File: design/flow/config.mk
export PLATFORM = sky130hd
export DESIGN_NAME = mips16
export DESIGN_NICKNAME = mips16
export VERILOG_FILES = /design/flow/design.v
export SDC_FILE = /design/flow/constraint.sdc
export NUM_CORES = 4
export LEC_CHECK = 0
export ABC_AREA = 1
export CAP_MARGIN = 20
export CORE_MARGIN = 2
export CORE_UTILIZATION = 72
export CTS_CLUSTER_DIAMETER = 396
export CTS_CLUSTER_SIZE = 99
export PLACE_DENSITY = 0.37
export SETUP_SLACK_MARGIN = 0.76
export SLEW_MARGIN = 20
export TNS_END_PERCENT = 5
File: design/flow/constraint.sdc
create_clock -name core_clock -period 5.67 [get_ports {clk}]
set_input_delay 1.1340 -clock core_clock [delete_from_list [all_inputs] [get_ports {clk}]]
set_output_delay 1.1340 -clock core_clock [all_outputs]
set_load 0.01 [all_outputs]
File: design/flow/design.v
module ALU(a,b,cmd,res);
input [15:0] a,b;
input [2:0] cmd;
output [15:0] res;
assign res = (cmd==0) ? a+b : 
					(cmd==1) ? a-b : 
					(cmd==2) ? a&b : 
					(cmd==3) ? a|b : 
					(cmd==4) ? a^b : 
					(cmd==5) ? a << b : 
					(cmd==6) ? a >> b : 
					a >>> b;
endmodule
module MUX(sel,a,b,out);
parameter n=16;
input sel;
input [n-1:0] a,b;
output [n-1:0] out;
assign out = sel?b:a;
endmodule
module MUX2(sel,a,b,c,out);
parameter n=16;
input [1:0]sel;
input [n-1:0] a,b,c;
output [n-1:0] out;
assign out = sel==0?a:sel==1?b:c;
endmodule
module adder(a,b,result);
input[15:0] a,b;
output [15:0] result;
assign result = a+b;
endmodule
module sign_extend(in,out);
input [5:0] in;
output [15:0] out;
assign out= {{10{in[5]}},in};
endmodule
module controller(opcode,alu_com,w_en,pc_sel,reg1_data,reg2sel,alu_src,mem_write_en,mem_to_reg);
input [3:0] opcode;
input [15:0] reg1_data;
output reg w_en;
output pc_sel,reg2sel,alu_src,mem_write_en,mem_to_reg;
output reg [2:0] alu_com;
assign pc_sel= (opcode==4'b1100 &&reg1_data==0)?1:0;
assign reg2sel = (opcode==11)?1:0;
assign alu_src = (opcode>=9 && opcode <=11)?1:0;
assign mem_write_en = (opcode==11)?1:0;
assign mem_to_reg = (opcode==10)?0:1;
always@(opcode)begin
	case(opcode)
		1: alu_com=0;
		2: alu_com=1;
		3: alu_com=2;
		4: alu_com=3;
		5: alu_com=4;
		6: alu_com=5;
		7: alu_com=6;
		8: alu_com=7;
		9: alu_com=0;
		10: alu_com=0;
		11: alu_com=0;
		default: alu_com=0;
	endcase
	if(opcode>=1 && opcode <=10)
		w_en=1'b1;
	else
		w_en=1'b0;
end
endmodule
module hazard_detection(opcode,r1_decode,r2_decode,w_decode,w_exec,w_mem,w_wb,stall);
input [2:0] r1_decode,r2_decode,w_decode,w_exec,w_mem,w_wb;
input [3:0] opcode;
output stall;
assign stall = ( opcode >=1 && opcode <= 8)?
				(((r1_decode!=0) &&(r1_decode == w_exec || r1_decode==w_mem || r1_decode == w_wb))||
				((r2_decode!=0)&&( r2_decode == w_exec || r2_decode==w_mem || r2_decode == w_wb))?1:0):
				(( opcode== 9 || opcode==12|| opcode==10)?(((r1_decode!=0)&&(r1_decode == w_exec || r1_decode==w_mem || r1_decode == w_wb))?1:0):
				(( opcode == 11)?((((w_decode!=0)&&(w_decode == w_exec || w_decode==w_mem || w_decode == w_wb))||((r1_decode!=0)&&(r1_decode == w_exec || r1_decode==w_mem || r1_decode == w_wb)))?1:0):0));
endmodule
module forwardingUnit(forward_en,wb_mem,wb_wb,mem_reg,reg1,reg2,wb_reg,
									ex_opcode,mem_opcode,ALUsel1,ALUsel2,stall);
input forward_en,wb_mem,wb_wb;
input[2:0] mem_reg,wb_reg,reg1,reg2;
input [3:0] ex_opcode,mem_opcode;
output[1:0] ALUsel1,ALUsel2;
output stall;
assign ALUsel1 = (forward_en==0)?0: (((reg1!=0)&& (reg1==mem_reg))?1:(((reg1!=0)&&(reg1==wb_reg))?2:0))	;
assign ALUsel2 = (forward_en==0)?0: ( ((ex_opcode>=1 && ex_opcode<=8)||ex_opcode==11)?(((reg2!=0)&& (reg2==mem_reg&&wb_mem==1))?1:((reg2!=0)&&(reg2==wb_reg&&wb_wb==1))?2:0):0);
assign stall = (forward_en==0)?0: (((ex_opcode==10&&mem_opcode==11)||(mem_opcode==10)||(ex_opcode==10&&mem_opcode==10))&&(ALUsel1!=0||ALUsel2!=0))?1:0;	
endmodule
module pc(clk,rst,load,in,out);
input clk,rst,load;
input [15:0] in;
output [15:0]out;
reg [15:0] counter;
always@(posedge clk,posedge rst)begin
	if(rst)begin
		counter<=0;
	end
	else if(load) begin
		counter<=in;
	end
end
assign out = counter;
endmodule
module register(clk,rst,en,in,out);
parameter n=16;
input [n-1:0] in;
input clk,rst,en;
output reg [n-1:0] out;
always@(posedge clk,posedge rst) begin
	if(rst) out<=0;
	else if(en)
		out<=in;
end
endmodule
module fetch_id_reg(clk,rst,en,inst_out,inst_out_reg);
input [15:0] inst_out;
input clk,rst,en;
output reg [15:0] inst_out_reg;
always@(posedge clk,posedge rst)begin
 if(rst) inst_out_reg<=0;
 else if(en)
	inst_out_reg<=inst_out;
end
endmodule
module registerFile(clk,rst,rg_wrt_enable,rg_wrt_dest,rg_wrt_data,
		rg_rd_add1,rg_rd_data1,rg_rd_add2,rg_rd_data2,monitor_addr,monitor_data);
input clk,rst;
integer i;
input rg_wrt_enable;
input [2:0] rg_wrt_dest;
input [15:0] rg_wrt_data;
input [2:0] rg_rd_add1,monitor_addr;
output [15:0] rg_rd_data1;
input [2:0] rg_rd_add2;
output [15:0] rg_rd_data2,monitor_data;
reg [15:0] registers [7:0];
assign rg_rd_data1 = registers[rg_rd_add1];
assign rg_rd_data2 = registers[rg_rd_add2];
assign monitor_data = registers[monitor_addr];
always@(negedge clk)begin
	if(rst) begin
		registers [0] <= 0;
		registers [1] <= 0;
		registers [2] <= 0;
		registers [3] <= 0;
		registers [4] <= 0;
		registers [5] <= 0;
		registers [6] <= 0;
		registers [7] <= 0;
	end
	else if(rg_wrt_enable)begin
		registers[rg_wrt_dest] <= rg_wrt_data;
	end
	registers[0] <= 0;
end
endmodule
module mips16(clk,rst,imem_addr,imem_rdata,dmem_addr,dmem_wdata,dmem_we,dmem_rdata,dbg_raddr,dbg_rdata);
defparam id_ex.n=68;
defparam ex_mem.n=42;
defparam mem_wb.n=37;
input clk,rst;
output [15:0] imem_addr;
input [15:0] imem_rdata;
output [15:0] dmem_addr,dmem_wdata;
output dmem_we;
input [15:0] dmem_rdata;
input [2:0] dbg_raddr;
output [15:0] dbg_rdata;
wire pc_sel,reg2sel,alu_src,mem_write_en,mem_to_reg,enable2,enableBase;
wire [15:0] out_src1,out_src2,pc_out,pc_in,adder_out,sign_ex_out,branch_offset,monitor_regFile,aluIn2,mem_out,write_back_data;
wire [15:0] inst_out,inst_out_reg,rg_rd_data1,rg_rd_data2,alu_out,rg_wrt_data,branch_stall;
wire [2:0] alu_com,rg_wrt_dest,reg2src;
wire [67:0] id_ex_reg_out,id_ex_input,id_ex_next;
wire [41:0] ex_mem_reg_out,ex_mem_input;
wire [36:0] mem_wb_reg_out;
wire [1:0] ALUsel1,ALUsel2;
wire w_en,rg_wrt_enable,stall,reg_enable,memory_stall,forward_en,branch_hazard;
wire ready = 1'b0;
sign_extend ex(inst_out_reg[5:0],sign_ex_out);
adder add_offset(sign_ex_out,pc_out,branch_offset);
adder add1(16'd1,pc_out,adder_out);
MUX pc_mux(pc_sel,adder_out,branch_offset,pc_in);
pc p1(clk,rst,enableBase,pc_in,pc_out);
assign imem_addr = pc_out;
assign inst_out = imem_rdata;
assign branch_stall=inst_out& {16{~pc_sel}};
fetch_id_reg fe_id_reg(clk,rst,enableBase,branch_stall,inst_out_reg);
controller control(inst_out_reg[15:12],alu_com,w_en,pc_sel,rg_rd_data1,reg2sel,alu_src,mem_write_en,mem_to_reg);
hazard_detection hazard_detect(inst_out_reg[15:12],inst_out_reg[8:6],inst_out_reg[5:3],
								inst_out_reg[11:9],id_ex_reg_out[37:35],ex_mem_reg_out[2:0],mem_wb_reg_out[2:0],stall);
MUX #(3) reg2mux(reg2sel,inst_out_reg[5:3],inst_out_reg[11:9],reg2src);
registerFile regFile(clk,rst,rg_wrt_enable,rg_wrt_dest,rg_wrt_data,inst_out_reg[8:6],
				rg_rd_data1,reg2src,rg_rd_data2,dbg_raddr,monitor_regFile);
assign dbg_rdata = monitor_regFile;
assign id_ex_input = {inst_out_reg[15:12],inst_out_reg[8:6],reg2src,mem_to_reg,mem_write_en,alu_src,sign_ex_out,w_en,inst_out_reg[11:9],alu_com,rg_rd_data1,rg_rd_data2};
assign id_ex_next = memory_stall ? {id_ex_reg_out[67:32],out_src1,out_src2} : id_ex_input&{68{reg_enable}};
register id_ex(clk,rst,~ready,id_ex_next,id_ex_reg_out);
forwardingUnit fw(forward_en,ex_mem_reg_out[3],mem_wb_reg_out[3],ex_mem_reg_out[2:0]&{3{ex_mem_reg_out[3]}},id_ex_reg_out[63:61],id_ex_reg_out[60:58],mem_wb_reg_out[2:0]&{3{mem_wb_reg_out[3]}},
									id_ex_reg_out[67:64],ex_mem_reg_out[41:38],ALUsel1,ALUsel2,memory_stall);
MUX2 src2(ALUsel2,id_ex_reg_out[15:0],ex_mem_reg_out[19:4],write_back_data,out_src2);
MUX aluMux(id_ex_reg_out[55],out_src2,id_ex_reg_out[54:39],aluIn2);
MUX2 src1(ALUsel1,id_ex_reg_out[31:16],ex_mem_reg_out[19:4],write_back_data,out_src1);
ALU alu(out_src1,aluIn2,id_ex_reg_out[34:32],alu_out);
assign ex_mem_input = {id_ex_reg_out[67:64],id_ex_reg_out[57:56],out_src2,alu_out,id_ex_reg_out[38],id_ex_reg_out[37:35]};
register ex_mem(clk,rst,~ready,ex_mem_input&{42{~memory_stall}},ex_mem_reg_out);
assign dmem_addr = ex_mem_reg_out[19:4];
assign dmem_wdata = ex_mem_reg_out[35:20];
assign dmem_we = ex_mem_reg_out[36];
assign mem_out = dmem_rdata;
register mem_wb(clk,rst,1'b1,{ex_mem_reg_out[37],mem_out,ex_mem_reg_out[19:0]}&{37{~ready}},mem_wb_reg_out);
MUX wb_mux(mem_wb_reg_out[36],mem_wb_reg_out[35:20],mem_wb_reg_out[19:4],write_back_data);
assign rg_wrt_enable=mem_wb_reg_out[3];
assign rg_wrt_dest = mem_wb_reg_out[2:0];
assign rg_wrt_data = write_back_data;
assign forward_en = 1'b1;
assign branch_hazard = stall & (inst_out_reg[15:12]==4'd12);
assign reg_enable = ~branch_hazard;
assign enable2 = (forward_en==1&&memory_stall==1)?0:1;
assign enableBase = enable2 & reg_enable & ~ready;
endmodule
File: design/flow/run.sh
#!/bin/bash
# the make line also repeats each setting of config.mk as NAME=value (left out here)
make -C /OpenROAD-flow-scripts/flow DESIGN_CONFIG=/design/flow/config.mk WORK_HOME=/design/flow/orfs CLKGATE_MAP_FILE= finish
==> results of run 1 <==
metal layers:
metal	GRT usage, %	overflow
met1	79.6	0
met2	90.6	9
met3	62.6	3
met4	71.9	10
met5	37.2	0
per-stage QoR:
step	hold WS [ns]	instances	setup TNS (ns)	area (sq um)
floorplan	0.331	2699	-2.92	19900
global placement	0.333	3175	-8.71	22200
detailed placement	0.339	3175	-12.97	22200
CTS	0.400	3339	-14.84	23400
timing repair:
action	in CTS
hold buffers	0
pin swaps	29
setup buffers	29
setup endpoints to repair	107
resized	198
==> qor.txt, run 1 <==
Final Wtd Congestion = 1.03
total global-route track usage = 76.7%
chip width = 170 um
Site Rows = 60
Synth warnings = 7
last stage reached = global routing (5_1_grt)
mux share = 0.304%
sequential share of the synthesized area = 40.0%
register bit count reported by yosys = 297
floorplan core density = 73.4%
ys flop type = dfrtp_1
Adder Share, Synth = 5.17%
post-synthesis xor/xnor area fraction = 1.99%
pre-CTS WS = -1.60 ns
I/O Pins = 102
post-detail-place hpwl = 48200 um
Mapped Cells = 2684
Synth cell types = 53
die height = 170 um
post-synth top area cell = dfrtp_1
Root Driver = clkbuf_16
die area = 28800 sq um
FFs w/ async S/R, synth = 56.9%
Complex Gates by Area = 19.3%
error msg = [ERROR GRT-0232] Routing congestion too high. Check the congestion heatmap in the GUI.
most common cell in the synthesized netlist = nand2_1
port bufs = 101
Post-Synth Simple-Gate Area = 23.5%
total gr overflow = 22
comb area leader = simple AND/OR/NAND/NOR gates
average size of a mapped cell = 7.37 sq um
top post-synthesis cells by count = nand2_1 (596), o21ai_0 (304), nor2_1 (277)
area of the core = 27000 sq um
clk sinks = 297
CTS buffer count = 6
yosys stat cell total = 2684
Post-synth EDFFs = 112
CTS max path bufs = 3
status = aborted with a tool error
area reported by Yosys stat = 19800 sq um
H-tree levels = 1
Area contributors post-synth = dfrtp_1 (21%), edfxtp_1 (17%), nand2_1 (11%)
Top cell area share = 21.4%
synthesized area = 19800 sq um
==> run 2: changes to the inputs <==
- ABC_AREA: 1 -> unset
- CORE_UTILIZATION: 72 -> 66
- CTS_CLUSTER_DIAMETER: 396 -> unset
- CTS_CLUSTER_SIZE: 99 -> unset
- PLACE_DENSITY: 0.37 -> unset
- SETUP_SLACK_MARGIN: 0.76 -> -0.53
- TNS_END_PERCENT: 5 -> unset
- clock period: 5.67 -> 9.0 ns (I/O delays scaled with it)
==> run 2 against run 1 <==
  * Die area up 7.9%
  * Synthesized area down 0.89%
  * Now fails the layout checks on negative setup slack
  * Synthesized cell count down 29%
==> qor.txt, run 2 <==
status = finished with violations
violated checks = negative setup slack
Post-Synth Simple-Gate Area = 12.9% (-11 points)
FFs w/ async S/R, synth = 56.9% (unchanged)
final count of negative-setup-slack endpoints = 4
nets@finish = 2207
final setup margin = -0.243 ns
critical path cell sequence = mux4_2 > mux2i_1 > nand4_1 > nor4_1 > and4_1 > buf_4 > nand2_1 > fa_1 > nor2b_1 > o21ai_0 > a21boi_0 > o21ai_0 > a21boi_1 > o21ai_1 > a21o_1 > a311oi_1 > o21ai_0 > nor3b_1 > o31ai_1
average size of a mapped cell = 10.2 sq um (+39%)
Final Wtd Congestion = 0.966 (-6.5%)
CP Buf/Inv Count = 1
clk sinks = 297 (unchanged)
post-synthesis xor/xnor area fraction = 2.77% (+0.78 points)
crit path max fanout = 6
ys flop type = dfrtp_1
Reg-to-Reg End = p1.counter[14]
die height = 176 um (+3.9%)
1st-iter DRT viols = 2517
I/O Pins = 102 (unchanged)
slowest CP cell = mux4_2
Synth warnings = 7 (unchanged)
Setup crit start = regFile.registers[7][8]
Slew HR = 22.6%
sequential share of the synthesized area = 40.3% (+0.36 points)
r2r setup slk = -0.24 ns
Post-CTS Setup Bufs = 0 (-100%)
worst reg2reg startpoint = regFile.registers[7][8]
CP arrival = 9.67 ns
Vias = 17306
DP Area = 20800 sq um (-6.2%)
H-tree levels = 2 (+1)
Hold Path Class = reg2reg
register bit count reported by yosys = 297 (unchanged)
FILL cells = 1967
vias per inst = 6.91
ant diodes = 0
yosys stat cell total = 1919 (-29%)
clock-pin slew on the worst setup and hold paths = 0.06 ns
die area = 31100 sq um (+7.9%)
Hold Path Origin = ex_mem.out[37]
largest net degree at the start of global routing = 73
clock latency on the worst-skew pair = 0.60 ns
Synth cell types = 94 (+77%)
worst-margin pin slew = 1.13 ns
Log Warnings = 201
synthesized area = 19600 sq um (-0.89%)
Mapped Cells = 1919 (-29%)
Site Rows = 63 (+5.0%)
mux share = 17.4% (+17 points)
startpoint types = flop
post-detail-place hpwl = 42500 um (-12%)
Adder Share, Synth = 5.22% (+0.046 points)
endpoints failing hold = 0
Pins Over Slew Limit = 0
CP Capture Type = flop
WP depth = 19
first drt pass iteration count = 7
CTS max path bufs = 3 (unchanged)
area of the core = 29500 sq um (+9.4%)
area reported by Yosys stat = 19600 sq um (-0.89%)
CTS buffer count = 35 (+29)
final WL = 63300 um
Max Cap Violations = 0
initial antenna violation count = 0
Post-synth EDFFs = 112 (unchanged)
Top delay family on crit path = AND-OR/OR-AND gates
comb area leader = multiplexers
post-route design area = 22500 sq um
Critical Path End = p1.counter[14]
Area contributors post-synth = dfrtp_1 (22%), edfxtp_1 (17%), mux4_2 (11%)
Critical Path Most Common Cell = o21ai_0
most common cell in the synthesized netlist = nor2_1
post-synth top area cell = dfrtp_1
DRC Markers = 0
reg2reg path depth = 19
CP Data Required Time = 9.43 ns
port bufs = 101 (unchanged)
total gr overflow = 0
chip width = 176 um (+3.9%)
Layout area overhead = 14.8%
Root Driver = clkbuf_16
worst hold path cell count = 0
total global-route track usage = 40.9%
first-pass GRT wire length = 96800 um
delay of the slowest critical-path stage = 0.52 ns
CTS tree = done
Detail Route Antenna Nets = 0
hold_ws = 0.387 ns
vias in the first global route = 16922
floorplan core density = 66.5% (-6.9 points)
WL/cell = 25.3 um
Finished Core Util = 76.4%
Crit Path Class = reg2reg
Top cell area share = 21.6% (+0.19 points)
top post-synthesis cells by count = nor2_1 (209), dfrtp_1 (169), nand2_1 (142)
Complex Gates by Area = 15.5% (-3.8 points)
WHS Endpoint = mem_wb.out[36]
Final Skew = 0.0881 ns
-- run 2: final cells by class --
class,instances,area (sq um),area share [%]
Multi-Input combinational cell,1386,10700,47.4
Sequential cell,297,7910,35.2
Timing Repair Buffer,161,1460,6.47
Clock buffer,44,992,4.41
Clock inverter,145,684,3.04
Tap cell,390,488,2.17
Inverter,81,312,1.38
-- run 2: metal layers --
metal	GRT usage [%]	up-vias	wire, um
met3	8.59	268	7660
met1	55.8	8336	23500
met5	0	-	0
met2	62.6	1334	28900
met4	20.4	0	3280
li1	-	7368	-
-- run 2: repair_timing --
action / 4_1_cts / 5_1_grt
resized: 0 / 3
hold buffers: 0 / 0
setup endpoints to repair: 0 / 4
-- run 2: per-stage QoR --
step | std cells | TNS (ns) | worst slack [ns]
finish | 2504 | -0.764 | -0.243
global route | 2504 | -1.97 | -0.528
CTS | 2504 | -0.838 | -0.274
detailed placement | 2316 | -0.106 | -0.0654
global placement | 2316 | 0 | 0.154
floorplan | 1934 | -3.98 | -0.176
==> run 3: changes to the inputs <==
- ABC_AREA: unset -> 1
- CORE_ASPECT_RATIO: unset -> 1.53
- CORE_MARGIN: 2 -> 5
- CORE_UTILIZATION: 66 -> 71
- CTS_CLUSTER_DIAMETER: unset -> 357
- GPL_ROUTABILITY_DRIVEN: unset -> 0
- GPL_TIMING_DRIVEN: unset -> 1
- SETUP_SLACK_MARGIN: -0.53 -> unset
- clock period: 9.0 -> 8.01 ns (I/O delays scaled with it)
==> run 3 against run 2 <==
  * The layout still fails its checks (negative setup slack)
  * Global-route usage rose by 1.5 points
  * Non-clock buffer count rose by 128
  * Final cell count rose by 33%
  * Die area rose by 0.88%
  * Clock skew rose by 0.0044 ns
  * Synthesized cell count rose by 40%
  * Register-to-register slack got worse by 0.19 ns
  * Setup slack got worse by 0.19 ns
  * Critical path depth rose by 13
  * Critical path type unchanged
==> qor.txt, run 3 <==
r2r setup slk = -0.43 ns (-0.19 ns)
Mapped Cells = 2684 (+40%)
Adder Share, Synth = 5.17% (-0.046 points)
Setup crit start = regFile.registers[5][14]
Critical Path Most Common Cell = nand2_1
Reg-to-Reg End = p1.counter[14]
CTS tree = done
WL/cell = 21.4 um (-15%)
CP Data Required Time = 8.44 ns (-0.99 ns)
Hold Path Origin = ex_mem.out[37]
startpoint types = flop
CP Buf/Inv Count = 5 (+4)
initial antenna violation count = 1 (+1)
CTS buffer count = 28 (-20%)
port bufs = 101 (unchanged)
pre-CTS WS = -0.563 ns (-0.498 ns)
final WL = 71200 um (+12%)
slowest CP cell = fa_2
logic area = 10300 sq um (-3.7%)
Slew HR = 26.5% (+3.9 points)
post-synth top area cell = dfrtp_1
average size of a mapped cell = 7.37 sq um (-28%)
I/O Pins = 102 (unchanged)
DP Area = 21700 sq um (+4.1%)
Layout Cells excl Fill = 3330 (+33%)
first drt pass iteration count = 18 (+11)
mux share = 0.304% (-17 points)
Detail Route Antenna Nets = 0 (unchanged)
Max Cap Violations = 0 (unchanged)
clock latency on the worst-skew pair = 0.65 ns (+0.05 ns)
WHS Endpoint = mem_wb.out[36]
Top delay family on crit path = simple AND/OR/NAND/NOR gates
Post-synth EDFFs = 112 (unchanged)
Vias = 21811 (+26%)
delay of the slowest critical-path stage = 0.42 ns (-0.10 ns)
most common cell in the synthesized netlist = nand2_1
CTS max path bufs = 3 (unchanged)
sequential share of the synthesized area = 40.0% (-0.36 points)
nets@finish = 3079 (+40%)
CP arrival = 8.87 ns (-0.80 ns)
Finished Core Util = 86.1% (+9.7 points)
Crit Path Class = reg2reg
Site Rows = 75 (+19%)
reg2reg path depth = 32 (+13)
post-detail-place hpwl = 46400 um (+9.1%)
synthesized area = 19800 sq um (+0.89%)
chip width = 145 um (-18%)
Reg area = 7920 sq um (about the same)
violated checks = negative setup slack
floorplan core density = 72.0% (+5.4 points)
H-tree levels = 1 (-1)
cell count after placement = 3132 (+35%)
total gr overflow = 0 (unchanged)
CP Capture Type = flop
FILL cells = 1628 (-17%)
crit path max fanout = 4 (-2)
Root Driver = clkbuf_16
clock-pin slew on the worst setup and hold paths = 0.08 ns (+0.02 ns)
Synth cell types = 53 (-44%)
FFs w/ async S/R, synth = 56.9% (unchanged)
ant diodes = 0 (unchanged)
Critical Path End = p1.counter[14]
ys flop type = dfrtp_1
vias in the first global route = 21173 (+25%)
clk sinks = 297 (unchanged)
WP depth = 32 (+13)
first-pass GRT wire length = 108000 um (+12%)
worst-margin pin slew = 1.07 ns (-0.0568 ns)
Synth warnings = 7 (unchanged)
die height = 216 um (+23%)
DRC Markers = 0 (unchanged)
top post-synthesis cells by count = nand2_1 (596), o21ai_0 (304), nor2_1 (277)
Post-Synth Simple-Gate Area = 23.5% (+11 points)
Final Skew = 0.0924 ns (+0.00436 ns)
Pins Over Slew Limit = 0 (unchanged)
area reported by Yosys stat = 19800 sq um (+0.89%)
worst hold path cell count = 0 (unchanged)
total global-route track usage = 42.4% (+1.5 points)
post-synthesis xor/xnor area fraction = 1.99% (-0.78 points)
worst reg2reg startpoint = regFile.registers[5][14]
Area contributors post-synth = dfrtp_1 (21%), edfxtp_1 (17%), nand2_1 (11%)
Log Warnings = 205 (+2.0%)
register bit count reported by yosys = 297 (unchanged)
final setup margin = -0.428 ns (-0.185 ns)
vias per inst = 6.55 (-5.2%)
Top cell area share = 21.4% (-0.19 points)
final count of negative-setup-slack endpoints = 5 (+1)
area of the core = 27500 sq um (-6.7%)
largest net degree at the start of global routing = 101 (+38%)
die area = 31400 sq um (+0.88%)
Hold Path Class = reg2reg
comb area leader = simple AND/OR/NAND/NOR gates
Layout area overhead = 19.6%
status = finished with violations
endpoints failing hold = 0 (unchanged)
post-route design area = 23700 sq um (+5.2%)
Complex Gates by Area = 19.3% (+3.8 points)
1st-iter DRT viols = 3025 (+20%)
RSZ-0062 raised after global routing = yes
yosys stat cell total = 2684 (+40%)
run 3: area by class of cell:
class	count	area share, %
sequential	297	33.4
timing repair buffer	289	10.4
multi-input combinational	1941	43.4
inverter	277	4.45
clock inverter	152	3.49
tap	346	1.83
clock buffer	28	2.96
run 3: repair_timing:
action	CTS	global route
cloned	0	0
resized	44	81
pin swaps	17	40
setup buffers	9	11
hold buffers	0	0
hold endpoints to repair	0	0
setup endpoints to repair	8	18
run 3: metrics by stage:
step	TNS [ns]	hold slack, ns
2_1_floorplan	0	0.331
3_3_place_gp	-0.854	0.332
3_5_place_dp	-1.66	0.335
4_1_cts	-0.398	0.351
5_1_grt	-2.79	0.354
6_report	-1.47	0.351
run 3: routing by layer:
metal | global-route usage, % | part of all wire [%] | wire length [um] | vias up
li1 | - | - | - | 9476
met1 | 46.1 | 31 | 22100 | 9906
met2 | 73.2 | 48 | 34300 | 1847
met3 | 9.17 | 12 | 8330 | 580
met4 | 29.7 | 9.1 | 6470 | 2
met5 | 0 | 0.018 | 13 | -
==> run 4: changes to the inputs <==
- ABC_AREA: 1 -> unset
- CORE_ASPECT_RATIO: 1.53 -> unset
- CORE_UTILIZATION: 71 -> 40
- CTS_CLUSTER_DIAMETER: 357 -> unset
- GPL_ROUTABILITY_DRIVEN: 0 -> unset
- GPL_TIMING_DRIVEN: 1 -> unset
- TNS_END_PERCENT: unset -> 30
- clock period: 8.01 -> 11.0 ns (I/O delays scaled with it)
==> run 4 against run 3 <==
  * The run now finishes clean
  * Sequential cell count is the same
  * Sequential share of layout area grew 1.1 points
  * Die area grew 71%
  * Routed wire length shrank 8.0%
  * Via count shrank 24%
  * Count of clock-buffer cells in the layout grew 17
  * Setup slack gained 0.86 ns
  * Global-route usage shrank 18 points
  * Largest cell class unchanged
==> qor.txt, run 4 <==
status = timing/DRC/antenna clean
largest net degree at the start of global routing = 77 (-24%)
CTS max path bufs = 3 (unchanged)
GRT Max-Usage Layer = met2
Final Skew = 0.0772 ns (-0.0153 ns)
Site Rows = 81 (+8.0%)
clk sinks = 297 (unchanged)
register bit count reported by yosys = 297 (unchanged)
DRC Markers = 0 (unchanged)
I/O Pins = 102 (unchanged)
Max Cap Violations = 0 (unchanged)
Final Wtd Congestion = 0.946
Top delay family on crit path = AND-OR/OR-AND gates
Slew HR = 27.6% (+1.0 points)
logic area = 10700 sq um (+3.8%)
clock latency on the worst-skew pair = 0.62 ns (-0.03 ns)
total gr overflow = 0 (unchanged)
post-synthesis xor/xnor area fraction = 2.77% (+0.78 points)
chip width = 231 um (+60%)
worst-margin pin slew = 1.08 ns (+0.0110 ns)
Reg-to-Reg End = p1.counter[14]
Top cell area share = 21.6% (+0.19 points)
slowest CP cell = mux4_2
CP arrival = 10.97 ns (+2.10 ns)
CTS resizes = 0 (-100%)
final setup margin = 0.434 ns (+0.862 ns)
r2r setup slk = 0.43 ns (+0.86 ns)
post-synth top area cell = dfrtp_1
Area contributors post-synth = dfrtp_1 (22%), edfxtp_1 (17%), mux4_2 (11%)
average size of a mapped cell = 10.2 sq um (+39%)
CP Data Required Time = 11.40 ns (+2.96 ns)
Mapped Cells = 1919 (-29%)
Complex Gates by Area = 15.5% (-3.8 points)
startpoint types = flop
delay of the slowest critical-path stage = 0.48 ns (+0.06 ns)
Post-CTS Setup Bufs = 0 (-9)
RSZ-0062 raised after global routing = no
CTS Hold Bufs = 0 (unchanged)
Adder Share, Synth = 5.22% (+0.046 points)
Detail Route Antenna Nets = 0 (unchanged)
Synth cell types = 94 (+77%)
pre-CTS WS = 0.601 ns (+1.16 ns)
die height = 231 um (+6.9%)
yosys stat cell total = 1919 (-29%)
CTS tree = done
crit path max fanout = 5 (+1)
Post-synth EDFFs = 112 (unchanged)
H-tree levels = 2 (+1)
initial antenna violation count = 0 (-1)
post-detail-place hpwl = 44900 um (-3.1%)
top post-synthesis cells by count = nor2_1 (209), dfrtp_1 (169), nand2_1 (142)
Post-Synth Simple-Gate Area = 12.9% (-11 points)
reg2reg path depth = 18 (-44%)
FFs w/ async S/R, synth = 56.9% (unchanged)
area reported by Yosys stat = 19600 sq um (-0.89%)
Critical Path End = p1.counter[14]
Pins Over Slew Limit = 0 (unchanged)
worst reg2reg startpoint = regFile.registers[6][11]
WHS Endpoint = mem_wb.out[36]
ant diodes = 0 (unchanged)
endpoints failing hold = 0 (unchanged)
area of the core = 48700 sq um (+77%)
first-pass GRT wire length = 99200 um (-8.3%)
nets@finish = 2200 (-29%)
Hold Path Origin = ex_mem.out[37]
first drt pass iteration count = 5 (-13)
clock-pin slew on the worst setup and hold paths = 0.06 ns (-0.02 ns)
mux share = 17.4% (+17 points)
critical path cell sequence = mux4_2 > mux2i_1 > nand4_1 > nor4_1 > and4_1 > nand2_1 > fa_1 > nor2b_1 > o21ai_0 > a21boi_0 > o21ai_0 > a21boi_0 > o21ai_0 > a21o_1 > a311oi_1 > o21ai_0 > a21boi_0 > o31ai_1
sequential share of the synthesized area = 40.3% (+0.36 points)
final count of negative-setup-slack endpoints = 0 (-5)
Vias = 16642 (-24%)
synthesized area = 19600 sq um (-0.89%)
total global-route track usage = 24.0% (-18 points)
Critical Path Most Common Cell = o21ai_0
vias per inst = 5.99 (-8.5%)
Layout area overhead = 16.7%
Log Warnings = 199 (-2.9%)
Reg area = 7910 sq um (about the same)
met2 usage = 36.9% (-36 points)
most common cell in the synthesized netlist = nor2_1
worst hold path cell count = 0 (unchanged)
Setup crit start = regFile.registers[6][11]
final WL = 65500 um (-8.0%)
port bufs = 101 (unchanged)
vias in the first global route = 16423 (-22%)
met3 Use GR = 4.99% (-4.2 points)
grt met1 use = 32.9% (-13 points)
die area = 53600 sq um (+71%)
ys flop type = dfrtp_1
Root Driver = clkbuf_16
CP Buf/Inv Count = 0 (-5)
floorplan core density = 40.2% (-32 points)
FILL cells = 4537 (+180%)
Crit Path Class = reg2reg
comb area leader = multiplexers
1st-iter DRT viols = 1905 (-37%)
Final TNS setup = 0 ns (+1.47 ns)
CP Capture Type = flop
Synth warnings = 7 (unchanged)
Hold Path Class = reg2reg
WP depth = 18 (-44%)
WL/cell = 23.6 um (+10%)
CTS buffer count = 38 (+36%)
-- run 4: layer usage --
metal  vias to the layer above  routed length [um]
met5                         -                   0
met4                         0                2920
met1                      8195               26600
li1                       7371                   -
met3                       153                6170
met2                       923               29700
-- run 4: area by class of cell --
cell class                      count  area share [%]
Multi-Input combinational cell   1386            46.6
Timing Repair Buffer              151            6.01
Tap cell                          664            3.63
Inverter                           81            1.36
Clock inverter                    153            3.28
Clock buffer                       45            4.60
Sequential cell                   297            34.6
-- run 4: metrics by stage --
stage	utilization [%]	cell area [sq um]	hold slack (ns)	cells
floorplan	-	19700	0.331	1934
global placement	43.3	21100	0.335	2579
detailed placement	43.3	21100	0.341	2579
CTS	47.0	22900	0.354	2776
global route	47.0	22900	0.356	2777
finish	47.0	22900	0.353	2777
==> run 5: changes to the inputs <==
- ABC_AREA: unset -> 1
- CORE_ASPECT_RATIO: unset -> 1.53
- CORE_UTILIZATION: 40 -> 63
- CTS_CLUSTER_DIAMETER: unset -> 347
- GPL_ROUTABILITY_DRIVEN: unset -> 0
- GPL_TIMING_DRIVEN: unset -> 0
- TNS_END_PERCENT: 30 -> unset
- clock period: 11.0 -> 6.69 ns (I/O delays scaled with it)
==> run 5 against run 4 <==
  * The layout now fails its checks (negative setup slack)
  * Highest routed layer unchanged
  * Register-to-register slack got worse by 1.5 ns
  * Sequential share of layout area decreased by 0.79 points
  * First-iteration DRC count increased by 40%
  * Critical path type unchanged
  * Cell area increased by 2.3%
  * Count of clock-buffer cells in the layout decreased by 9
==> qor.txt, run 5 <==
Max Cap Violations = 0 (unchanged)
endpoints failing hold = 0 (unchanged)
register bit count reported by yosys = 297 (unchanged)
total gr overflow = 0 (unchanged)
top post-synthesis cells by count = nand2_1 (596), o21ai_0 (304), nor2_1 (277)
initial antenna violation count = 0 (unchanged)
delay of the slowest critical-path stage = 0.46 ns (-0.02 ns)
worst reg2reg startpoint = regFile.registers[1][6]
Layout area overhead = 18.4%
Mapped Cells = 2684 (+40%)
I/O Pins = 102 (unchanged)
Synth cell types = 53 (-44%)
Root Driver = clkbuf_16
Area contributors post-synth = dfrtp_1 (21%), edfxtp_1 (17%), nand2_1 (11%)
Detail Route Antenna Nets = 0 (unchanged)
Hold Path Class = reg2reg
vias per inst = 6.37 (+6.4%)
slowest CP cell = edfxtp_1
DRC Markers = 0 (unchanged)
sequential share of the synthesized area = 40.0% (-0.36 points)
largest net degree at the start of global routing = 177 (+130%)
total global-route track usage = 43.8% (+20 points)
Final Skew = 0.0747 ns (-0.00246 ns)
CP arrival = 8.27 ns (-2.70 ns)
Log Warnings = 207 (+4.0%)
chip width = 153 um (-34%)
CP Data Required Time = 7.21 ns (-4.19 ns)
Setup crit start = regFile.registers[1][6]
clock-pin slew on the worst setup and hold paths = 0.07 ns (about the same)
Post-synth EDFFs = 112 (unchanged)
1st-iter DRT viols = 2669 (+40%)
r2r setup slk = -1.07 ns (-1.50 ns)
Vias = 21818 (+31%)
ys flop type = dfrtp_1
clk sinks = 297 (unchanged)
CP Capture Type = flop
Layout Cells excl Fill = 3423 (+23%)
final setup margin = -1.07 ns (-1.50 ns)
Critical Path End = p1.counter[15]
Finished Core Util = 75.3% (+28 points)
first-pass GRT wire length = 120000 um (+21%)
final WL = 79900 um (+22%)
WP depth = 33 (+15)
Synth warnings = 7 (unchanged)
die height = 229 um (-0.96%)
Top delay family on crit path = simple AND/OR/NAND/NOR gates
pre-CTS WS = -1.43 ns (-2.03 ns)
reg2reg path depth = 33 (+15)
clock latency on the worst-skew pair = 0.65 ns (+0.03 ns)
Top cell area share = 21.4% (-0.19 points)
synthesized area = 19800 sq um (+0.89%)
violated checks = negative setup slack
yosys stat cell total = 2684 (+40%)
comb area leader = simple AND/OR/NAND/NOR gates
startpoint types = flop
cell count after placement = 3209 (+24%)
worst-margin pin slew = 1.09 ns (+0.00997 ns)
first drt pass iteration count = 12 (+7)
WL/cell = 23.3 um (-0.96%)
Hold Path Origin = ex_mem.out[37]
post-detail-place hpwl = 58400 um (+30%)
Reg-to-Reg End = p1.counter[15]
CTS tree = done
Pins Over Slew Limit = 0 (unchanged)
FFs w/ async S/R, synth = 56.9% (unchanged)
RSZ-0062 raised after global routing = yes
post-synth top area cell = dfrtp_1
Post-Synth Simple-Gate Area = 23.5% (+11 points)
most common cell in the synthesized netlist = nand2_1
die area = 35100 sq um (-34%)
average size of a mapped cell = 7.37 sq um (-28%)
Slew HR = 25.1% (-2.5 points)
WHS Endpoint = mem_wb.out[36]
CTS max path bufs = 3 (unchanged)
crit path max fanout = 5 (unchanged)
Adder Share, Synth = 5.17% (-0.046 points)
mux share = 0.304% (-17 points)
Critical Path Most Common Cell = nand2_1
vias in the first global route = 21964 (+34%)
FILL cells = 2415 (-47%)
area of the core = 31100 sq um (-36%)
worst hold path cell count = 0 (unchanged)
CP Buf/Inv Count = 4 (+4)
CTS buffer count = 30 (-21%)
Complex Gates by Area = 19.3% (+3.8 points)
post-synthesis xor/xnor area fraction = 1.99% (-0.78 points)
Site Rows = 80 (-1.2%)
H-tree levels = 1 (-1)
floorplan core density = 63.6% (+23 points)
Crit Path Class = reg2reg
nets@finish = 3105 (+41%)
port bufs = 100 (-0.99%)
status = finished with violations
final count of negative-setup-slack endpoints = 10 (+10)
area reported by Yosys stat = 19800 sq um (+0.89%)
==> run 5: cell type report <==
cell class | count | area (sq um) | area share, %
diodes | 1 | 2.50 | 0.0107
plain buffers | 183 | 897 | 3.83
clock buffers | 36 | 795 | 3.39
clock inverters | 148 | 727 | 3.10
inverters | 277 | 1070 | 4.56
multi-input cells | 1941 | 10300 | 44.0
flip-flops and latches | 297 | 7910 | 33.8
well taps | 410 | 513 | 2.19
repair buffers | 130 | 1200 | 5.14
==> run 5: what timing repair did <==
action	4_1_cts	5_1_grt
endpoints found under the setup margin	140	99
pin swaps	29	28
buffers inserted	16	14
hold buffers	0	0
endpoints found under the hold margin	0	0
cloned	0	0
gates resized	88	65
==> run 5: through the flow <==
step / hold slack, ns / cell area, sq um / setup TNS (ns)
floorplan: 0.331 / 19900 / -0.337
global placement: 0.338 / 21400 / -99.43
detailed placement: 0.337 / 21400 / -107.02
CTS: 0.353 / 23200 / -3.57
global route: 0.353 / 23400 / -7.75
finish: 0.353 / 23400 / -5.85
==> run 5: metal layers <==
layer	wire [um]	vias to the layer above	share of wire, %	global-route usage [%]
met3	8880	676	11	12.2
met5	0	-	0	0.140
met2	37900	1796	47	73.1
met4	9180	0	11	41.7
li1	-	9545	-	-
met1	23900	9801	30	42.9
==> run 6: changes to the inputs <==
- CORE_MARGIN: 5 -> 2
- CORE_UTILIZATION: 63 -> 71
- CTS_CLUSTER_SIZE: unset -> 54
- GPL_TIMING_DRIVEN: 0 -> 1
- SETUP_SLACK_MARGIN: unset -> 1.77
- clock period: 6.69 -> 5.98 ns (I/O delays scaled with it)
==> run 6 against run 5 <==
  * The run now fails in global routing (5_1_grt)
  * Synthesized cell count unchanged
  * Synthesized area unchanged
  * Die area down 17%
==> qor.txt, run 6 <==
H-tree levels = 1 (unchanged)
status = aborted with a tool error
FFs w/ async S/R, synth = 56.9% (unchanged)
Post-synth EDFFs = 112 (unchanged)
Top cell area share = 21.4% (unchanged)
most common cell in the synthesized netlist = nand2_1
total gr overflow = 89
CTS buffer count = 9 (-70%)
chip width = 139 um (-9.3%)
Site Rows = 75 (-6.3%)
register bit count reported by yosys = 297 (unchanged)
comb area leader = simple AND/OR/NAND/NOR gates
Adder Share, Synth = 5.17% (unchanged)
yosys stat cell total = 2684 (unchanged)
top post-synthesis cells by count = nand2_1 (596), o21ai_0 (304), nor2_1 (277)
area of the core = 27400 sq um (-12%)
Synth cell types = 53 (unchanged)
Complex Gates by Area = 19.3% (unchanged)
total global-route track usage = 73.6%
floorplan core density = 72.2% (+8.6 points)
average size of a mapped cell = 7.37 sq um (unchanged)
ys flop type = dfrtp_1
die height = 210 um (-8.2%)
synthesized area = 19800 sq um (unchanged)
post-detail-place hpwl = 47800 um (-18%)
post-synthesis xor/xnor area fraction = 1.99% (unchanged)
area reported by Yosys stat = 19800 sq um (unchanged)
mux share = 0.304% (unchanged)
Post-Synth Simple-Gate Area = 23.5% (unchanged)
cell count after placement = 3160 (-1.5%)
error msg = [ERROR GRT-0232] Routing congestion too high. Check the congestion heatmap in the GUI.
sequential share of the synthesized area = 40.0% (unchanged)
DP Area = 22300 sq um (+4.1%)
Area contributors post-synth = dfrtp_1 (21%), edfxtp_1 (17%), nand2_1 (11%)
Root Driver = clkbuf_16
I/O Pins = 102 (unchanged)
last stage reached = global routing (5_1_grt)
CTS Hold Bufs = 0 (unchanged)
CTS max path bufs = 3 (unchanged)
post-synth top area cell = dfrtp_1
clk sinks = 297 (unchanged)
port bufs = 101 (+1.0%)
die area = 29300 sq um (-17%)
Mapped Cells = 2684 (unchanged)
Synth warnings = 7 (unchanged)
[run 6: metrics by stage]
step	setup slack (ns)	util [%]
3_3_place_gp	-1.20	81.3
3_5_place_dp	-1.42	81.3
4_1_cts	-0.959	85.9
2_1_floorplan	-0.529	-
[run 6: layer usage]
metal,GRT overflow,global-route usage [%]
met5,0,22.6
met4,44,79.5
met3,2,51.7
met2,43,95.0
met1,0,71.1
[run 6: what timing repair did]
action / 4_1_cts
setup endpoints to repair: 319
pin swaps: 48
hold endpoints to repair: 0
resized: 200
buffers inserted: 29
==> run 7: changes to the inputs <==
- ABC_AREA: 1 -> unset
- CORE_ASPECT_RATIO: 1.53 -> unset
- CORE_UTILIZATION: 71 -> 40
- CTS_CLUSTER_DIAMETER: 347 -> unset
- CTS_CLUSTER_SIZE: 54 -> unset
- GPL_ROUTABILITY_DRIVEN: 0 -> unset
- GPL_TIMING_DRIVEN: 1 -> unset
- SETUP_SLACK_MARGIN: 1.77 -> unset
- clock period: 5.98 -> 11.0 ns (I/O delays scaled with it)
==> run 7 against run 6 <==
  * The run now finishes clean
  * Die area is 74% higher
  * Synthesized area is 0.89% lower
  * Synthesized cell count is 29% lower
==> qor.txt, run 7 <==
status = timing/DRC/antenna clean
WHS Endpoint = mem_wb.out[36]
Post-CTS Setup Bufs = 0 (-100%)
H-tree levels = 2 (+1)
Slew HR = 21.3%
Crit Path Class = reg2reg
final WL = 64500 um
CTS Hold Bufs = 0 (unchanged)
post-detail-place hpwl = 43900 um (-8.3%)
Critical Path Most Common Cell = o21ai_0
slowest CP cell = and4_1
Detail Route Antenna Nets = 0
register bit count reported by yosys = 297 (unchanged)
CP Data Required Time = 11.44 ns
FILL cells = 4589
Mapped Cells = 1919 (-29%)
worst reg2reg startpoint = regFile.registers[3][11]
mux share = 17.4% (+17 points)
WL/cell = 23.7 um
Top cell area share = 21.6% (+0.19 points)
die height = 225 um (+7.1%)
Hold Path Class = reg2reg
yosys stat cell total = 1919 (-29%)
largest net degree at the start of global routing = 141
initial antenna violation count = 1
Pins Over Slew Limit = 0
Hold Path Origin = ex_mem.out[37]
total gr overflow = 0
average size of a mapped cell = 10.2 sq um (+39%)
post-synth top area cell = dfrtp_1
ant diodes = 0
Layout Cells excl Fill = 2725
Post-synth EDFFs = 112 (unchanged)
CTS resizes = 0 (-100%)
area reported by Yosys stat = 19600 sq um (-0.89%)
reg2reg path depth = 18
clk sinks = 297 (unchanged)
top post-synthesis cells by count = nor2_1 (209), dfrtp_1 (169), nand2_1 (142)
Adder Share, Synth = 5.22% (+0.046 points)
Final TNS setup = 0 ns
most common cell in the synthesized netlist = nor2_1
area of the core = 48600 sq um (+78%)
first-pass GRT wire length = 98100 um
Max Cap Violations = 0
CP Buf/Inv Count = 0
Log Warnings = 201
Critical Path End = p1.counter[14]
sequential share of the synthesized area = 40.3% (+0.36 points)
crit path max fanout = 8
CTS tree = done
die area = 50800 sq um (+74%)
Layout area overhead = 15.9%
first drt pass iteration count = 5
worst-margin pin slew = 1.18 ns
Finished Core Util = 46.7%
final count of negative-setup-slack endpoints = 0
Area contributors post-synth = dfrtp_1 (22%), edfxtp_1 (17%), mux4_2 (11%)
I/O Pins = 102 (unchanged)
nets@finish = 2194
vias in the first global route = 16457
hold_ws = 0.355 ns
RSZ-0062 raised after global routing = no
chip width = 225 um (+62%)
Post-Synth Simple-Gate Area = 12.9% (-11 points)
comb area leader = multiplexers
port bufs = 101 (unchanged)
DRC Markers = 0
startpoint types = flop
worst hold path cell count = 0
Synth warnings = 7 (unchanged)
Complex Gates by Area = 15.5% (-3.8 points)
CP arrival = 11.07 ns
Root Driver = clkbuf_16
ys flop type = dfrtp_1
r2r setup slk = 0.38 ns
delay of the slowest critical-path stage = 0.52 ns
Site Rows = 81 (+8.0%)
CTS max path bufs = 3 (unchanged)
endpoints failing hold = 0
Final Skew = 0.0796 ns
Vias = 16469
critical path cell sequence = mux4_2 > mux2i_1 > nand4_1 > nor4_1 > and4_1 > nand2_1 > fa_1 > nor2b_1 > o21ai_0 > a21boi_0 > o21ai_0 > a21boi_0 > o21ai_0 > a21o_1 > a311oi_1 > o21ai_0 > nor3b_1 > o31ai_1
Final Wtd Congestion = 0.929
synthesized area = 19600 sq um (-0.89%)
clock-pin slew on the worst setup and hold paths = 0.06 ns
Top delay family on crit path = AND-OR/OR-AND gates
1st-iter DRT viols = 1796
CP Capture Type = flop
Synth cell types = 94 (+77%)
clock latency on the worst-skew pair = 0.61 ns
post-route design area = 22700 sq um
CTS buffer count = 37 (+28)
Reg-to-Reg End = p1.counter[14]
DP Area = 21000 sq um (-5.6%)
total global-route track usage = 25.5%
WP depth = 18
vias per inst = 6.04
post-synthesis xor/xnor area fraction = 2.77% (+0.78 points)
floorplan core density = 40.3% (-32 points)
FFs w/ async S/R, synth = 56.9% (unchanged)
Setup crit start = regFile.registers[3][11]
cell count after placement = 2533 (-20%)
## run 7: metal layers
metal | track usage (%) | part of all wire, % | vias to the layer above
li1 | - | - | 7341
met1 | 34.3 | 41 | 8083
met2 | 40.2 | 47 | 897
met3 | 4.97 | 8.8 | 146
met4 | 10.8 | 3.9 | 2
met5 | 0 | 0.020 | -
## run 7: stage by stage
step | worst slack, ns
2_1_floorplan | 0.424
3_3_place_gp | 0.639
3_5_place_dp | 0.584
4_1_cts | 0.445
5_1_grt | 0.110
6_report | 0.376
## run 7: cell type report
type                    count  area (sq um)  share of cell area (%)
clock buffers              46          1000                    4.40
multi-input cells        1386         10700                    46.9
flip-flops and latches    297          7910                    34.8
repair buffers            146          1360                    5.96
clock inverters           147           709                    3.12
well taps                 622           778                    3.42
inverters                  81           312                    1.37
==> run 8: changes to the inputs <==
- clock period: 11.0 -> 10.8 ns (I/O delays scaled with it)
==> run 8 against run 7 <==
  * Still clean on timing, DRC and antenna
  * Synthesized area stayed put
  * First-iteration DRC count is 4.2% lower
  * Via count is 0.36% higher
  * Sequential cell count stayed put
  * Count of clock-buffer cells in the layout is 5 higher
  * Setup slack better by 0.11 ns
  * Core utilization is 0.13 points higher
  * Global-route usage is 0.59 points lower
  * Critical path depth stayed put
  * Synthesized cell count stayed put
  * Critical endpoint unchanged
==> qor.txt, run 8 <==
Layout area overhead = 16.3%
Final Skew = 0.0850 ns (+0.00533 ns)
CTS Hold Bufs = 0 (unchanged)
comb area leader = multiplexers
total gr overflow = 0 (unchanged)
Vias = 16528 (+0.36%)
post-synth top area cell = dfrtp_1
Crit Path Class = reg2reg
H-tree levels = 2 (unchanged)
CTS max path bufs = 3 (unchanged)
ys flop type = dfrtp_1
Root Driver = clkbuf_16
Synth warnings = 7 (unchanged)
CP Capture Type = flop
Log Warnings = 199 (-1.0%)
delay of the slowest critical-path stage = 0.47 ns (-0.05 ns)
Area contributors post-synth = dfrtp_1 (22%), edfxtp_1 (17%), mux4_2 (11%)
Pins Over Slew Limit = 0 (unchanged)
crit path max fanout = 8 (unchanged)
RSZ-0062 raised after global routing = no
Synth cell types = 94 (unchanged)
CTS resizes = 0 (unchanged)
WHS Endpoint = mem_wb.out[36]
CP Buf/Inv Count = 0 (unchanged)
WL/cell = 23.3 um (-1.5%)
mux share = 17.4% (unchanged)
area reported by Yosys stat = 19600 sq um (unchanged)
die height = 225 um (unchanged)
vias in the first global route = 16169 (-1.8%)
I/O Pins = 102 (unchanged)
largest net degree at the start of global routing = 88 (-38%)
post-detail-place hpwl = 43800 um (about the same)
chip width = 225 um (unchanged)
Final Wtd Congestion = 0.912 (-1.9%)
slowest CP cell = mux4_2
Final TNS setup = 0 ns (unchanged)
clk sinks = 297 (unchanged)
Post-CTS Setup Bufs = 0 (unchanged)
Setup crit start = regFile.registers[3][11]
worst hold path cell count = 0 (unchanged)
Top cell area share = 21.6% (unchanged)
total global-route track usage = 24.9% (-0.59 points)
area of the core = 48600 sq um (unchanged)
FFs w/ async S/R, synth = 56.9% (unchanged)
first drt pass iteration count = 5 (unchanged)
yosys stat cell total = 1919 (unchanged)
final WL = 63700 um (-1.2%)
initial antenna violation count = 0 (-1)
Finished Core Util = 46.9% (+0.13 points)
startpoint types = flop
top post-synthesis cells by count = nor2_1 (209), dfrtp_1 (169), nand2_1 (142)
CP Data Required Time = 11.24 ns (-0.20 ns)
synthesized area = 19600 sq um (unchanged)
Site Rows = 81 (unchanged)
Hold Path Class = reg2reg
Hold Path Origin = ex_mem.out[37]
Adder Share, Synth = 5.22% (unchanged)
Max Cap Violations = 0 (unchanged)
post-synthesis xor/xnor area fraction = 2.77% (unchanged)
Reg-to-Reg End = p1.counter[14]
reg2reg path depth = 18 (unchanged)
floorplan core density = 40.3% (unchanged)
1st-iter DRT viols = 1720 (-4.2%)
clock latency on the worst-skew pair = 0.62 ns (about the same)
Mapped Cells = 1919 (unchanged)
CTS tree = done
Post-Synth Simple-Gate Area = 12.9% (unchanged)
DRC Markers = 0 (unchanged)
CTS buffer count = 37 (unchanged)
Complex Gates by Area = 15.5% (unchanged)
nets@finish = 2199 (+0.23%)
CP arrival = 10.76 ns (-0.31 ns)
endpoints failing hold = 0 (unchanged)
WP depth = 18 (unchanged)
Top delay family on crit path = AND-OR/OR-AND gates
Slew HR = 25.4% (+4.1 points)
die area = 50800 sq um (unchanged)
Post-synth EDFFs = 112 (unchanged)
first-pass GRT wire length = 96000 um (-2.1%)
worst-margin pin slew = 1.12 ns (-0.0654 ns)
Detail Route Antenna Nets = 0 (unchanged)
Critical Path End = p1.counter[14]
most common cell in the synthesized netlist = nor2_1
average size of a mapped cell = 10.2 sq um (unchanged)
register bit count reported by yosys = 297 (unchanged)
clock-pin slew on the worst setup and hold paths = 0.06 ns (about the same)
worst reg2reg startpoint = regFile.registers[3][11]
status = timing/DRC/antenna clean
Critical Path Most Common Cell = o21ai_0
sequential share of the synthesized area = 40.3% (unchanged)
port bufs = 101 (unchanged)
final count of negative-setup-slack endpoints = 0 (unchanged)
ant diodes = 0 (unchanged)
vias per inst = 6.05 (about the same)
critical path cell sequence = mux4_2 > mux2i_1 > nand4_1 > nor4_1 > and4_4 > nand2_1 > fa_1 > nor2b_1 > o21ai_0 > a21boi_0 > o21ai_0 > a21boi_0 > o21ai_0 > a21o_1 > a311oi_1 > o21ai_0 > nor3b_1 > o31ai_1
r2r setup slk = 0.48 ns (+0.11 ns)
==> run 8: area by class of cell <==
| type | instances | area [sq um] |
|---|---|---|
| tap | 622 | 778 |
| multi-input combinational | 1386 | 10700 |
| clock inverter | 145 | 648 |
| fill | 4548 | 25800 |
| sequential | 297 | 7910 |
| inverter | 81 | 312 |
| timing repair buffer | 151 | 1410 |
| clock buffer | 51 | 1070 |
==> run 8: layer usage <==
metal / global-route usage [%] / routed length (um) / vias up / part of all wire (%)
li1: - / - / 7379 / -
met5: 0 / 0 / - / 0
met3: 5.10 / 5710 / 146 / 9.0
met1: 33.6 / 26100 / 8083 / 41
met2: 38.4 / 28900 / 920 / 45
met4: 12.0 / 3020 / 0 / 4.7
==> run 8: per-stage QoR <==
step / worst slack, ns / instances / area (sq um) / hold WS [ns]
floorplan: 0.364 / 1934 / 19700 / 0.331
global placement: 0.471 / 2538 / 21100 / 0.333
detailed placement: 0.398 / 2538 / 21100 / 0.336
CTS: 0.321 / 2733 / 22800 / 0.373
global route: 0.0141 / 2733 / 22800 / 0.372
finish: 0.483 / 2733 / 22800 / 0.376
==> run 9: changes to the inputs <==
- CORE_ASPECT_RATIO: unset -> 0.5
- CORE_UTILIZATION: 40 -> 72
- CTS_CLUSTER_DIAMETER: unset -> 373
- CTS_CLUSTER_SIZE: unset -> 96
- PLACE_DENSITY: unset -> 0.38
- TNS_END_PERCENT: unset -> 10
- clock period: 10.8 -> 6.75 ns (I/O delays scaled with it)
==> run 9 against run 8 <==
  * The flow now stops in global routing (5_1_grt)
  * Die area fell by 44%
  * Synthesized cell count unchanged
  * Synthesized area did not move
==> qor.txt, run 9 <==
status = aborted with a tool error
last stage reached = global routing (5_1_grt)
error msg = [ERROR GRT-0116] Global routing finished with congestion. Check the congestion regions in the DRC Viewer.
Top cell area share = 21.6% (unchanged)
Root Driver = clkbuf_16
clk sinks = 297 (unchanged)
port bufs = 101 (unchanged)
post-synth top area cell = dfrtp_1
average size of a mapped cell = 10.2 sq um (unchanged)
Final Wtd Congestion = 0.980 (+7.5%)
CTS buffer count = 7 (-81%)
total gr overflow = 536
sequential share of the synthesized area = 40.3% (unchanged)
Area contributors post-synth = dfrtp_1 (22%), edfxtp_1 (17%), mux4_2 (11%)
die height = 121 um (-46%)
Complex Gates by Area = 15.5% (unchanged)
Adder Share, Synth = 5.22% (unchanged)
comb area leader = multiplexers
Mapped Cells = 1919 (unchanged)
ys flop type = dfrtp_1
synthesized area = 19600 sq um (unchanged)
post-synthesis xor/xnor area fraction = 2.77% (unchanged)
CTS max path bufs = 3 (unchanged)
Site Rows = 42 (-48%)
Synth cell types = 94 (unchanged)
mux share = 17.4% (unchanged)
pre-CTS WS = -1.42 ns (-1.82 ns)
CTS Hold Bufs = 0 (unchanged)
total global-route track usage = 91.3%
chip width = 237 um (+5.3%)
area reported by Yosys stat = 19600 sq um (unchanged)
DP Area = 21900 sq um (+4.0%)
Post-Synth Simple-Gate Area = 12.9% (unchanged)
floorplan core density = 73.8% (+33 points)
most common cell in the synthesized netlist = nor2_1
register bit count reported by yosys = 297 (unchanged)
post-detail-place hpwl = 53700 um (+22%)
yosys stat cell total = 1919 (unchanged)
I/O Pins = 102 (unchanged)
die area = 28700 sq um (-44%)
FFs w/ async S/R, synth = 56.9% (unchanged)
Synth warnings = 7 (unchanged)
top post-synthesis cells by count = nor2_1 (209), dfrtp_1 (169), nand2_1 (142)
H-tree levels = 1 (-1)
area of the core = 26600 sq um (-45%)
Post-synth EDFFs = 112 (unchanged)
run 9: timing repair:
action,4_1_cts
pin swaps,21
setup endpoints to repair,31
resized,149
gates cloned,0
setup buffers,25
run 9: through the flow:
step / cells / hold WS, ns / utilization [%] / setup TNS, ns
after floorplan: 1934 / 0.331 / - / -1.49
after global placement: 2422 / 0.336 / 82.4 / -4.82
after detailed placement: 2422 / 0.356 / 82.4 / -10.24
after CTS: 2583 / 0.426 / 86.8 / -15.24
run 9: per-layer routing:
metal,track usage (%),GRT overflow
met5,73.4,15
met4,89.7,142
met3,86.9,103
met2,99.8,219
met1,89.1,57
==> run 10: changes to the inputs <==
- CORE_ASPECT_RATIO: 0.5 -> unset
- SETUP_SLACK_MARGIN: unset -> 1.97
- TNS_END_PERCENT: 10 -> 5
- clock period: 6.75 -> 6.71 ns (I/O delays scaled with it)
==> run 10 against run 9 <==
  * The flow again stops in global routing (5_1_grt)
  * Synthesized cell count unchanged
  * Synthesized area unchanged
  * Die area decreased by 0.28%
==> qor.txt, run 10 <==
status = aborted with a tool error
Synth warnings = 7 (unchanged)
comb area leader = multiplexers
Root Driver = clkbuf_16
die height = 169 um (+40%)
Final Wtd Congestion = 1.00 (+2.5%)
post-detail-place hpwl = 46600 um (-13%)
total global-route track usage = 70.2%
FFs w/ async S/R, synth = 56.9% (unchanged)
post-synth top area cell = dfrtp_1
average size of a mapped cell = 10.2 sq um (unchanged)
mux share = 17.4% (unchanged)
top post-synthesis cells by count = nor2_1 (209), dfrtp_1 (169), nand2_1 (142)
area reported by Yosys stat = 19600 sq um (unchanged)
last stage reached = global routing (5_1_grt)
clk sinks = 297 (unchanged)
yosys stat cell total = 1919 (unchanged)
most common cell in the synthesized netlist = nor2_1
error msg = [ERROR GRT-0116] Global routing finished with congestion. Check the congestion regions in the DRC Viewer.
total gr overflow = 34
Top cell area share = 21.6% (unchanged)
area of the core = 26900 sq um (+1.1%)
register bit count reported by yosys = 297 (unchanged)
I/O Pins = 102 (unchanged)
Post-Synth Simple-Gate Area = 12.9% (unchanged)
ys flop type = dfrtp_1
Area contributors post-synth = dfrtp_1 (22%), edfxtp_1 (17%), mux4_2 (11%)
CTS max path bufs = 3 (unchanged)
Site Rows = 60 (+43%)
post-synthesis xor/xnor area fraction = 2.77% (unchanged)
Adder Share, Synth = 5.22% (unchanged)
chip width = 169 um (-29%)
CTS buffer count = 7 (unchanged)
synthesized area = 19600 sq um (unchanged)
CTS Hold Bufs = 0 (unchanged)
die area = 28600 sq um (-0.28%)
Mapped Cells = 1919 (unchanged)
Complex Gates by Area = 15.5% (unchanged)
H-tree levels = 1 (unchanged)
floorplan core density = 73.0% (-0.78 points)
port bufs = 101 (unchanged)
Synth cell types = 94 (unchanged)
sequential share of the synthesized area = 40.3% (unchanged)
Post-synth EDFFs = 112 (unchanged)
cell count after placement = 2408 (-0.58%)
## run 10: timing repair
| action | in CTS |
|---|---|
| setup endpoints to repair | 317 |
| gates resized | 359 |
| gates cloned | 0 |
| setup buffers | 22 |
| pin swaps | 73 |
## run 10: stage by stage
stage                     setup WS, ns  setup TNS [ns]  cell area (sq um)
after floorplan                 -0.381           -1.63              19800
after global placement          -0.965           -7.30              21900
after CTS                        -1.15          -13.42              24000
after detailed placement         -1.29          -11.00              21900
## run 10: metal layers
| layer | GRT overflow | track usage [%] |
|---|---|---|
| met5 | 0 | 15.8 |
| met4 | 16 | 64.3 |
| met3 | 4 | 52.5 |
| met2 | 14 | 88.8 |
| met1 | 0 | 73.2 |
